== P ==
## lcd_top
module lcd_top(
  input clk,
  input rst,
  input PS2_CLK,
  input PS2_DATA,
  output [7:4] DB,
  output LCD_E,
  output LCD_RS,
  output LCD_RW,
  output [7:0] LED
  );
clock: 19.1 ns
lec_check: 0
abc_area: 1
cap_margin: 20
core_margin: 10
core_utilization: 37
cts_cluster_diameter: 329
gpl_timing_driven: 1
hold_slack_margin: 0.14
max_routing_layer: met4
place_density_lb_addon: 0.03
setup_slack_margin: 4.47
slew_margin: 20
run.sh (not shown) runs the stock make flow with config.mk's settings and CLKGATE_MAP_FILE=.
Edits applied to the flow inputs when going from P to Q:
- TNS_END_PERCENT newly set to 15
- ABC_AREA changed from 1 to 0
- HOLD_SLACK_MARGIN removed (was 0.14)
[summary]
- Delta (Q minus P): synthesized cell count shows a reduction of 959, synthesized area went down 0.0015 mm^2, part of the power in the clock network now smaller, count of clock-buffer cells in the layout lost 3.
- Comparing P and Q, the lower number of multi-input combinational cells is on Q.
- Total met2 wirelength after detailed routing, Q vs P: down by a little under 10%
- Diff P -> Q: share of final layout cell area taken by non-clock buffers rose 0.40 points; full die area moved down; total power went down 4.2%.
#### Input delta (R over Q)
- a deleted MAX_ROUTING_LAYER that had been met4
- a deleted TNS_END_PERCENT that had been 15
- a change of ABC_AREA from 0 to 1
- a change of SETUP_SLACK_MARGIN from 4.47 to 2.02
- a change of CORE_MARGIN from 10 to 2
- a change of CORE_UTILIZATION from 37 to 72
- a change of the clock period (ns, I/O delays scaled along) from 19.1 to 8.86
## What came out
Every stage of the flow completed for R, and the final layout passed the timing, DRC and antenna checks.
Comparing Q against R, there is no change at all in flip-flop count.
Across both runs, power per unit of standard cell area was higher for R than for Q.
Q consumes less power than R.
Of Q and R, Q shows the lower sequential cell fraction of total power, with R above it.
When R is measured against Q, its final setup slack of the worst path turns out 3.58 ns lower.
Sequential cell area fraction in the yosys report (higher): Q
Compare Q and R | final cell count higher: R
Share of synthesized registers carrying an async set or reset: R vs Q identical
Wire length of the first global-routing pass in R is 14 mm above Q.
What S does differently from R at the input level:
- swapping 72 for 40 in CORE_UTILIZATION
- clearing SETUP_SLACK_MARGIN, which used to be 2.02
- clearing GPL_TIMING_DRIVEN, which used to be 1
- clearing CTS_CLUSTER_DIAMETER, which used to be 329
- clearing PLACE_DENSITY_LB_ADDON, which used to be 0.03
- clearing ABC_AREA, which used to be 1
- swapping 8.86 for 20.0 in the clock period (ns, I/O delays scaled along)
--- outcome ---
S vs R: utilization down in S
Comparing R against S, there is no change at all in number of H-tree levels.
R has a lower fraction of standard cell area that is sequential than S.
From S to R, number of input and output port buffers inserted did not move at all.
In the tables for R and S, instance count on the critical path reads lower with S.
Between R and S, clock network fraction of design power increased.
diff inputs: S => T
- changing CORE_UTILIZATION from 40 to 45
- changing the clock period (ns, I/O delays scaled along) from 20.0 to 14.7
==> results <==
- T finished end to end and its layout was clean on timing, DRC and antenna.
- As far as cell area is concerned, S and T perform about the same.
- Compared with S, in T number of flip-flops and latches in the synthesized netlist comparable; internal cell power now larger; non-clock buffer count comparable.
- Going from S to T, met1 track demand over resource in global routing went up; total die size went down.
- Any difference in number of resized instances in the post-cts repair step between T and S is small enough to ignore.

Starting RTL as in the previous note.
Settings: LEC_CHECK=0, ABC_AREA=1, CAP_MARGIN=20, CORE_ASPECT_RATIO=1.76, CORE_MARGIN=2, CORE_UTILIZATION=40, GPL_TIMING_DRIVEN=1, MAX_ROUTING_LAYER=met4, MIN_ROUTING_LAYER=met2, PLACE_DENSITY_LB_ADDON=0.06, SLEW_MARGIN=25, TNS_END_PERCENT=65; clock period 16.1 ns.
The first run passed the timing, DRC and antenna checks.
==> next run, changes <==
- ABC_AREA: 1 -> unset
- CORE_ASPECT_RATIO: 1.76 -> 0.65
- GPL_TIMING_DRIVEN: 1 -> unset
- MAX_ROUTING_LAYER: met4 -> unset
- MIN_ROUTING_LAYER: met2 -> unset
- PLACE_DENSITY_LB_ADDON: 0.06 -> 0.16
- TNS_END_PERCENT: 65 -> unset
- clock period: 16.1 -> 20.0 ns (I/O delays scaled with it)
=> Sequential power came out lower by 20%; critical path depth shrinks by 7; count of clock-buffer cells in the layout came out lower by 3; clock power fell by about 20%; synthesized area went down by 5.8%; global-route usage fell by 18 points; synthesized cell count shrinks by 33%; total power is lower by 18%; sequential share of layout area rose by 2.5 points; final area came out lower by 4.7%.
==> next run, changes <==
- CORE_ASPECT_RATIO: 0.65 -> unset
- CORE_UTILIZATION: 40 -> 50
- CTS_CLUSTER_SIZE: unset -> 92
- PLACE_DENSITY_LB_ADDON: 0.16 -> unset
- SLEW_MARGIN: 25 -> 20
- clock period: 20.0 -> 12.1 ns (I/O delays scaled with it)
After rerunning:
- utilization came out higher by 11 points
- clock skew barely changes
- synthesized cell count stays the same
- global-route usage came out higher by 5.5 points
- cell area came out lower slightly
- die size came out lower by about a fifth
- routed wire length came out higher by a few percent
- setup slack loses 3.1 ns
- first-iteration DRC count came out higher by about a fifth
- via count came out higher by a few percent

Starting RTL as in the previous note.
Settings: LEC_CHECK=0, ABC_AREA=1, CAP_MARGIN=0, CELL_PAD_IN_SITES_GLOBAL_PLACEMENT=1, CORE_ASPECT_RATIO=1.12, CORE_MARGIN=2, CORE_UTILIZATION=72, GPL_ROUTABILITY_DRIVEN=1, GPL_TIMING_DRIVEN=0, MAX_ROUTING_LAYER=met4, PLACE_DENSITY_LB_ADDON=0.11, SETUP_SLACK_MARGIN=0.92, SLEW_MARGIN=20; clock period 8.38 ns.
The starting point ended with an error in global placement without I/O with FLW-0024.
Then changed:
==> flow/config.mk (replaced) <==
export PLATFORM = sky130hd
export DESIGN_NAME = lcd_top
export DESIGN_NICKNAME = lcd_top
export VERILOG_FILES = /design/flow/design.v
export SDC_FILE = /design/flow/constraint.sdc
export NUM_CORES = 4
export LEC_CHECK = 0
export ABC_AREA = 1
export CAP_MARGIN = 0
export CORE_MARGIN = 2
export CORE_UTILIZATION = 72
export CTS_CLUSTER_DIAMETER = 271
export GPL_TIMING_DRIVEN = 1
export PLACE_DENSITY_LB_ADDON = 0.03
export SETUP_SLACK_MARGIN = 5.0
export SLEW_MARGIN = 20
==> flow/constraint.sdc (replaced) <==
create_clock -name core_clock -period 7.52 [get_ports {clk}]
set_input_delay 1.5040 -clock core_clock [delete_from_list [all_inputs] [get_ports {clk}]]
set_output_delay 1.5040 -clock core_clock [all_outputs]
set_load 0.01 [all_outputs]
This time the run failed in global routing, error GRT-0232. Synthesized cell count does not change. Synthesized area does not change. Die size is about the same.
Then changed:
==> flow/config.mk (replaced) <==
export PLATFORM = sky130hd
export DESIGN_NAME = lcd_top
export DESIGN_NICKNAME = lcd_top
export VERILOG_FILES = /design/flow/design.v
export SDC_FILE = /design/flow/constraint.sdc
export NUM_CORES = 4
export LEC_CHECK = 0
export ABC_AREA = 1
export CAP_MARGIN = 20
export CORE_MARGIN = 2
export CORE_UTILIZATION = 72
export CTS_CLUSTER_DIAMETER = 387
export SETUP_SLACK_MARGIN = 1.22
export SLEW_MARGIN = 20
==> flow/constraint.sdc (replaced) <==
create_clock -name core_clock -period 8.19 [get_ports {clk}]
set_input_delay 1.6380 -clock core_clock [delete_from_list [all_inputs] [get_ports {clk}]]
set_output_delay 1.6380 -clock core_clock [all_outputs]
set_load 0.01 [all_outputs]
- Now the flow completed without violations
- die area does not change
- synthesized area stays the same
- synthesized cell count does not change
Then changed:
--- a/flow/config.mk
+++ b/flow/config.mk
@@ -10,5 +10,4 @@
 export CORE_MARGIN = 2
 export CORE_UTILIZATION = 72
-export CTS_CLUSTER_DIAMETER = 387
-export SETUP_SLACK_MARGIN = 1.22
+export CTS_CLUSTER_DIAMETER = 400
 export SLEW_MARGIN = 20
Wire length decreases by 0.80%.
Clock-buffer cell count stays the same.
Register-to-register slack degrades by 310 ps.
Die area stays the same.
Final area stays flat.
Power is estimated from default activity; no workload was simulated.
